==> build 64: inputs <==
Design cpu, start of the top module:
module cpu(clk,reset,s,load,in,out,N,V,Z,w);
  input clk, reset, s, load;
  input [15:0] in;
  output [15:0] out;
  output N, V, Z, w;
  wire [15:0] instruction_out;
  wire loada,loadb,loads,loadc,write,asel,bsel;
  wire [2:0] status;
  wire [1:0] op, ALUop, shift, vsel;
  wire [2:0] opcode, readnum, writenum, nsel;  
  wire [15:0] sximm5, sximm8; 
  wire [15:0] mdata = 16'b0;
  wire [7:0] PC = 8'b0;
  vDFFE #(16) instruct_reg(clk, load , in, instruction_out);  
  instruct_decoder decoder(   .instruction_out(instruction_out),
			        .nsel(nsel),
				.opcode(opcode),
				.op(op),
				.ALUop(ALUop),
				.sximm5(sximm5),
				.sximm8(sximm8),
				.shift(shift),
				.readnum(readnum),
				.writenum(writenum)
  );
  FSM state_machine(    .clk(clk),
			.reset(reset),
			.s(s),
			.w(w),
			.opcode(opcode),
			.op(op),
			.nsel(nsel),
			.loada(loada),
			.loadb(loadb),
			.loadc(loadc),
			.loads(loads),
			.vsel(vsel),
			.write(write),
			.asel(asel),
			.bsel(bsel)
  );
  datapath DP(          .clk(clk),
			.readnum(readnum),
			.writenum(writenum),
			.write(write),
			.vsel(vsel),
			.loada(loada),
			.loadb(loadb),
			.loadc(loadc),
			.loads(loads),
			.shift(shift),
			.ALUop(ALUop),
			.asel(asel),
			.bsel(bsel),
			.mdata(mdata),
			.status(status),
			.C(out),
			.sximm8(sximm8),
			.sximm5(sximm5),
			.PC(PC)
  );	
  assign N = status[0];
  assign V = status[1]; 
  assign Z = status[2];  
endmodule
export LEC_CHECK = 0
export ABC_AREA = 1
export CAP_MARGIN = 20
export CELL_PAD_IN_SITES_DETAIL_PLACEMENT = 1
export CELL_PAD_IN_SITES_GLOBAL_PLACEMENT = 3
export CORE_ASPECT_RATIO = 1.05
export CORE_MARGIN = 6
export CORE_UTILIZATION = 64
export CTS_CLUSTER_DIAMETER = 42
export CTS_CLUSTER_SIZE = 57
export GPL_ROUTABILITY_DRIVEN = 0
export HOLD_SLACK_MARGIN = 0.26
export MAX_ROUTING_LAYER = met5
export SLEW_MARGIN = 20
export TNS_END_PERCENT = 20
create_clock -name core_clock -period 3.92 [get_ports {clk}]
run.sh (not shown) runs the stock make flow with config.mk's settings and CLKGATE_MAP_FILE=.
==> trial 50 (differences from build 64) <==
Settings changed: CELL_PAD_IN_SITES_DETAIL_PLACEMENT 1 to 0, CELL_PAD_IN_SITES_GLOBAL_PLACEMENT 3 to not set, CORE_ASPECT_RATIO 1.05 to not set, CORE_MARGIN 6 to 2, CORE_UTILIZATION 64 to 72, CTS_CLUSTER_DIAMETER 42 to 334, CTS_CLUSTER_SIZE 57 to 49, GPL_ROUTABILITY_DRIVEN 0 to not set, HOLD_SLACK_MARGIN 0.26 to 0.3, MAX_ROUTING_LAYER met5 to not set, MIN_ROUTING_LAYER set to met1, PLACE_DENSITY_LB_ADDON set to 0.04, SETUP_SLACK_MARGIN set to -0.02, TNS_END_PERCENT 20 to not set.
==> flow/constraint.sdc (replaced) <==
create_clock -name core_clock -period 3.02 [get_ports {clk}]
set_input_delay 0.6040 -clock core_clock [delete_from_list [all_inputs] [get_ports {clk}]]
set_output_delay 0.6040 -clock core_clock [all_outputs]
set_load 0.01 [all_outputs]
==> build 53 (differences from build 64) <==
Settings changed: CELL_PAD_IN_SITES_DETAIL_PLACEMENT 1 to not set, CELL_PAD_IN_SITES_GLOBAL_PLACEMENT 3 to not set, CORE_ASPECT_RATIO 1.05 to not set, CORE_MARGIN 6 to 2, CORE_UTILIZATION 64 to 71, CTS_CLUSTER_DIAMETER 42 to 373, CTS_CLUSTER_SIZE 57 to 97, GPL_ROUTABILITY_DRIVEN 0 to not set, HOLD_SLACK_MARGIN 0.26 to not set, MAX_ROUTING_LAYER met5 to not set, TNS_END_PERCENT 20 to 5.
==> flow/constraint.sdc (replaced) <==
create_clock -name core_clock -period 3.04 [get_ports {clk}]
set_input_delay 0.6080 -clock core_clock [delete_from_list [all_inputs] [get_ports {clk}]]
set_output_delay 0.6080 -clock core_clock [all_outputs]
set_load 0.01 [all_outputs]
==> GITHUB_STEP_SUMMARY <==
### Flow metrics

| Metric | Value |
|---|---|
| Status | `aborted with a tool error` |
| Fp util | `71.8%` |
| Failing step | `global routing (5_1_grt)` |
| Port-buffer cells | `39` |
| Die y size | `125 um` |
| Site Rows | `44` |
| Core Area | `0.0144 sq mm` |
| Run Error | `[ERROR DPL-0033] detailed placement checks failed during check placement.` |
# the run above: build 53

==> GITHUB_STEP_SUMMARY <==
### Flow metrics

| Metric | Value |
|---|---|
| Status | `aborted with a tool error` |
| Failing step | `global routing (5_1_grt)` |
| Run Error | `[ERROR GRT-0232] Routing congestion too high. Check the congestion heatmap in the GUI.` |
| Fp util | `74.0%` |
| Site Rows | `43` |
| Ys async rst share | `0%` |
| Port-buffer cells | `39` |
| Die y size | `124 um` |
# the run above: trial 50

==> GITHUB_STEP_SUMMARY <==
### Flow metrics

| Metric | Value |
|---|---|
| Core Area | `0.0158 sq mm` |
| Status | `aborted with a tool error` |
| Fp util | `65.4%` |
| Failing step | `global placement without I/O (3_1_place_gp_skip_io)` |
| Run Error | `[ERROR GPL-0301] Utilization 126.865 % exceeds 100%.` |
| Site Rows | `47` |
# the run above: build 64


========
==> try-delta: inputs <==
cpu again, from the RTL that the note above started with.
make LEC_CHECK=0 CAP_MARGIN=20 CORE_MARGIN=2 CORE_UTILIZATION=68 CTS_CLUSTER_DIAMETER=234 CTS_CLUSTER_SIZE=15 PLACE_DENSITY=0.35 SETUP_SLACK_MARGIN=0.91 SLEW_MARGIN=20 finish   # period 3.18 ns
==> try-pepper: changes against try-delta <==
- ABC_AREA: not set -> 0
- CAP_MARGIN: 20 -> 30
- CELL_PAD_IN_SITES_DETAIL_PLACEMENT: not set -> 0
- CELL_PAD_IN_SITES_GLOBAL_PLACEMENT: not set -> 0
- CORE_ASPECT_RATIO: not set -> 0.85
- CORE_MARGIN: 2 -> 8
- CORE_UTILIZATION: 68 -> 46
- CTS_CLUSTER_DIAMETER: 234 -> 363
- CTS_CLUSTER_SIZE: 15 -> 26
- GPL_TIMING_DRIVEN: not set -> 0
- HOLD_SLACK_MARGIN: not set -> 0.13
- MIN_ROUTING_LAYER: not set -> met2
- PLACE_DENSITY: 0.35 -> not set
- PLACE_DENSITY_LB_ADDON: not set -> 0.29
- SETUP_SLACK_MARGIN: 0.91 -> 2.74
==> flow/constraint.sdc (replaced) <==
create_clock -name core_clock -period 9.7 [get_ports {clk}]
set_input_delay 1.9400 -clock core_clock [delete_from_list [all_inputs] [get_ports {clk}]]
set_output_delay 1.9400 -clock core_clock [all_outputs]
set_load 0.01 [all_outputs]
==> try-xenon: changes against try-delta <==
- CORE_UTILIZATION: 68 -> 40
- CTS_CLUSTER_DIAMETER: 234 -> not set
- CTS_CLUSTER_SIZE: 15 -> not set
- PLACE_DENSITY: 0.35 -> not set
- SETUP_SLACK_MARGIN: 0.91 -> not set
==> flow/constraint.sdc (replaced) <==
create_clock -name core_clock -period 3.83 [get_ports {clk}]
set_input_delay 0.7660 -clock core_clock [delete_from_list [all_inputs] [get_ports {clk}]]
set_output_delay 0.7660 -clock core_clock [all_outputs]
set_load 0.01 [all_outputs]
==> results <==
try-pepper completed with no timing, DRC or antenna violations. try-delta stopped in 5_1_grt. try-xenon finished but failed the layout checks on setup timing.
In try-pepper the maximum frequency is lower than in try-xenon, by about 23%.
Of try-xenon and try-pepper, try-xenon has the higher design area (gap 15%, measured against try-pepper).
In try-pepper the setup slack is better than in try-xenon, by 4.6 ns.
The power of try-xenon is 3.1 times that of try-pepper.
Core utilization is about the same in try-xenon and try-pepper.
Against try-pepper, the clock skew of try-xenon is lower by 0.0030 ns.
==> figures <==
| item | try-xenon | try-delta | try-pepper |
|---|---|---|---|
| Status | failed layout checks | stopped before the end | complete, no violations |
| Last stage reached | - | 5_1_grt | - |
| Violated checks | setup timing | - | - |
| Worst r2r dst | DP.status_block.out[2] | - | DP.status_block.out[2] |
| Max layer used | met4 | - | met5 |
| WL per Instance | 18.7 µm | - | 22.4 µm |
| Internal power of the cells | 0.00409 W | - | 0.00129 W |
| Flip-flops | 208 | - | 208 |
| Setup tns final | -1.89 ns | - | 0 ns |
| Final instance count without filler cells | 1385 | - | 1236 |
| CP max FO | 7 | - | 10 |
| Buffers, non-clock | 180 | - | 98 |
| Fin crit period | 4.29 ns | - | 5.55 ns |
| Portion of the layout cell area used by non-clock buffers | 11.4% | - | 6.62% |
| Seq area share | 46.5% | - | 53.3% |
| Clock-pin transition on the worst setup and hold timing paths | 0.07 ns | - | 0.12 ns |
Power and IR drop assume default switching activity.
